Design datapath, start of the top module:
module datapath(output [6:0] display, days, output [3:0] segment, output am, pm, dblink, Sound, Vcc_out, input Next, Up, SetTime, SetAlarm, Snooze, Stop, Mute, Clr, Clk_sys);
clock: 4.68 ns
lec_check: 0
cap_margin: 35
core_aspect_ratio: 0.93
core_margin: 2
core_utilization: 72
cts_cluster_diameter: 389
cts_cluster_size: 18
place_density_lb_addon: 0.0
setup_slack_margin: 1.2
slew_margin: 10
run.sh (not shown) runs the stock make flow with config.mk's settings and CLKGATE_MAP_FILE=.
The baseline finished with timing, DRC and antenna clean.
Then changed:
Settings changed: CAP_MARGIN 35 to 30, CORE_ASPECT_RATIO 0.93 to not set.
Result: The changed run ran to the end with no violations. Hold slack is better by 30 ps. Via count grows by 2.6%. Setup slack is worse by 87 ps. Non-clock buffer count grows by 2. Final area barely changes. Final cell count grows by 0.73%.
Then changed:
Settings changed: CAP_MARGIN 30 to 40, CORE_ASPECT_RATIO set to 0.87, CTS_CLUSTER_DIAMETER 389 to 27, CTS_CLUSTER_SIZE 18 to 17, SETUP_SLACK_MARGIN 1.2 to 1.35, SLEW_MARGIN 10 to 20.
After rerunning: Total power came out higher by 33%. Critical path depth is unchanged. Via count came out higher by 9.8%.

---

Starting RTL as in the previous note.
make LEC_CHECK=0 CAP_MARGIN=0 CORE_ASPECT_RATIO=0.9 CORE_MARGIN=2 CORE_UTILIZATION=72 CTS_CLUSTER_DIAMETER=192 CTS_CLUSTER_SIZE=19 MAX_ROUTING_LAYER=met4 PLACE_DENSITY=0.35 SETUP_SLACK_MARGIN=1.2 SLEW_MARGIN=20 TNS_END_PERCENT=5 finish   # period 4.68 ns
The starting point finished clean.
Next try:
Settings changed: ABC_AREA from default to 1, CAP_MARGIN 0 to 20, CORE_ASPECT_RATIO 0.9 to default, CTS_CLUSTER_DIAMETER 192 to default, CTS_CLUSTER_SIZE 19 to default, MAX_ROUTING_LAYER met4 to default, PLACE_DENSITY 0.35 to default, SETUP_SLACK_MARGIN 1.2 to default, TNS_END_PERCENT 5 to default.
After rerunning: Core utilization rose by 0.46 points; sequential power fell by about 5%; maximum frequency fell by about 4.5%; power rose by about 18%; design area rose by about 2.5%; sequential share of layout area fell by 0.93 points; wire length rose by 13%; global-route usage rose by 2.3 points; first-iteration DRC count rose by 8.6%; cell count rose by about 30%; synthesized area rose by about 2.2%.

---

== zinc ==
Starting RTL as in the previous note.
Settings: LEC_CHECK=0, ABC_AREA=0, CAP_MARGIN=20, CELL_PAD_IN_SITES_DETAIL_PLACEMENT=1, CORE_MARGIN=10, CORE_UTILIZATION=34, CTS_CLUSTER_SIZE=83, GPL_ROUTABILITY_DRIVEN=1, GPL_TIMING_DRIVEN=0, HOLD_SLACK_MARGIN=-0.05, MAX_ROUTING_LAYER=met4, MIN_ROUTING_LAYER=met2, PLACE_DENSITY_LB_ADDON=0.23, SETUP_SLACK_MARGIN=2.02, SLEW_MARGIN=40, TNS_END_PERCENT=65; clock period 12.8 ns.
In summary, zinc completed successfully, with a layout that passed the timing, design-rule and antenna checks.
Edits applied to the flow inputs when going from zinc to ember:
- changing SLEW_MARGIN from 40 to 20
- removing GPL_TIMING_DRIVEN (formerly 0)
- removing PLACE_DENSITY_LB_ADDON (formerly 0.23)
- removing CTS_CLUSTER_SIZE (formerly 83)
- removing HOLD_SLACK_MARGIN (formerly -0.05)
- removing MAX_ROUTING_LAYER (formerly met4)
- changing CORE_UTILIZATION from 34 to 58
- removing TNS_END_PERCENT (formerly 65)
- changing CORE_MARGIN from 10 to 2
- removing ABC_AREA (formerly 0)
- removing SETUP_SLACK_MARGIN (formerly 2.02)
- removing MIN_ROUTING_LAYER (formerly met2)
- removing CELL_PAD_IN_SITES_DETAIL_PLACEMENT (formerly 1)
- removing GPL_ROUTABILITY_DRIVEN (formerly 1)
- changing the clock period (ns, I/O delays scaled along) from 12.8 to 8.42
## What came out
- Re adder and majority gate portion of the synthesized area: no difference whatsoever between zinc and ember.
- Number of setup buffers added after CTS: ember vs zinc identical
- Comparing chip area for ember and zinc, the smaller number came from ember.
- Logic depth of the worst path, buffers included (lower): ember
- The placed standard-cell area in ember sits about 4.4% below the value recorded for zinc.
- Wire length of the first global-routing pass is higher on zinc
- On clock share of power, the lower figure sits with ember, not zinc.
- Compared with zinc, in ember internal power summed over all cells has increased; total chip power has increased; met3 wire length has decreased.
Inputs modified between ember and harbor:
- swapping 20 for 15 in CAP_MARGIN
- swapping 58 for 66 in CORE_UTILIZATION
- putting SETUP_SLACK_MARGIN at 1.37 where nothing was set
- swapping 8.42 for 5.22 in the clock period (ns, I/O delays scaled along)
### Flow results
The flow did not stop early for harbor: all stages ran, and the layout cleared the timing, design-rule and antenna checks. Cmp harbor vs ember: worst reg-to-reg path cell count higher in harbor. Fill cell instance count of the final layout (harbor over ember): decrease, 598. Number of logic stages on the critical path including buffering: harbor vs ember down 1. Compare ember and harbor | share of the final layout cell area in sequential cells lower: harbor. Power delta (harbor − ember): unfavourable. Of ember and harbor, harbor shows the lower biggest cell delay along the critical path, with ember above it. Number of ordinary and repair buffers in the finished layout for harbor is higher than for ember.
Setup changes, harbor to sierra
- SETUP_SLACK_MARGIN removed (was 1.37)
- CAP_MARGIN changed from 15 to 5
- HOLD_SLACK_MARGIN newly set to 0.24
- CORE_UTILIZATION changed from 66 to 40
- the clock period (ns, I/O delays scaled along) changed from 5.22 to 20.0
==> comparison <==
Post-route clock period utilization: sierra < harbor. Any difference in register clock-pin slew on the reported worst setup and hold paths between harbor and sierra is small enough to ignore. Compared with harbor, in sierra area of the core rose about 65%, overall power after layout moved down.
Power figures rest on the tool's default switching activity, not on a simulated workload.
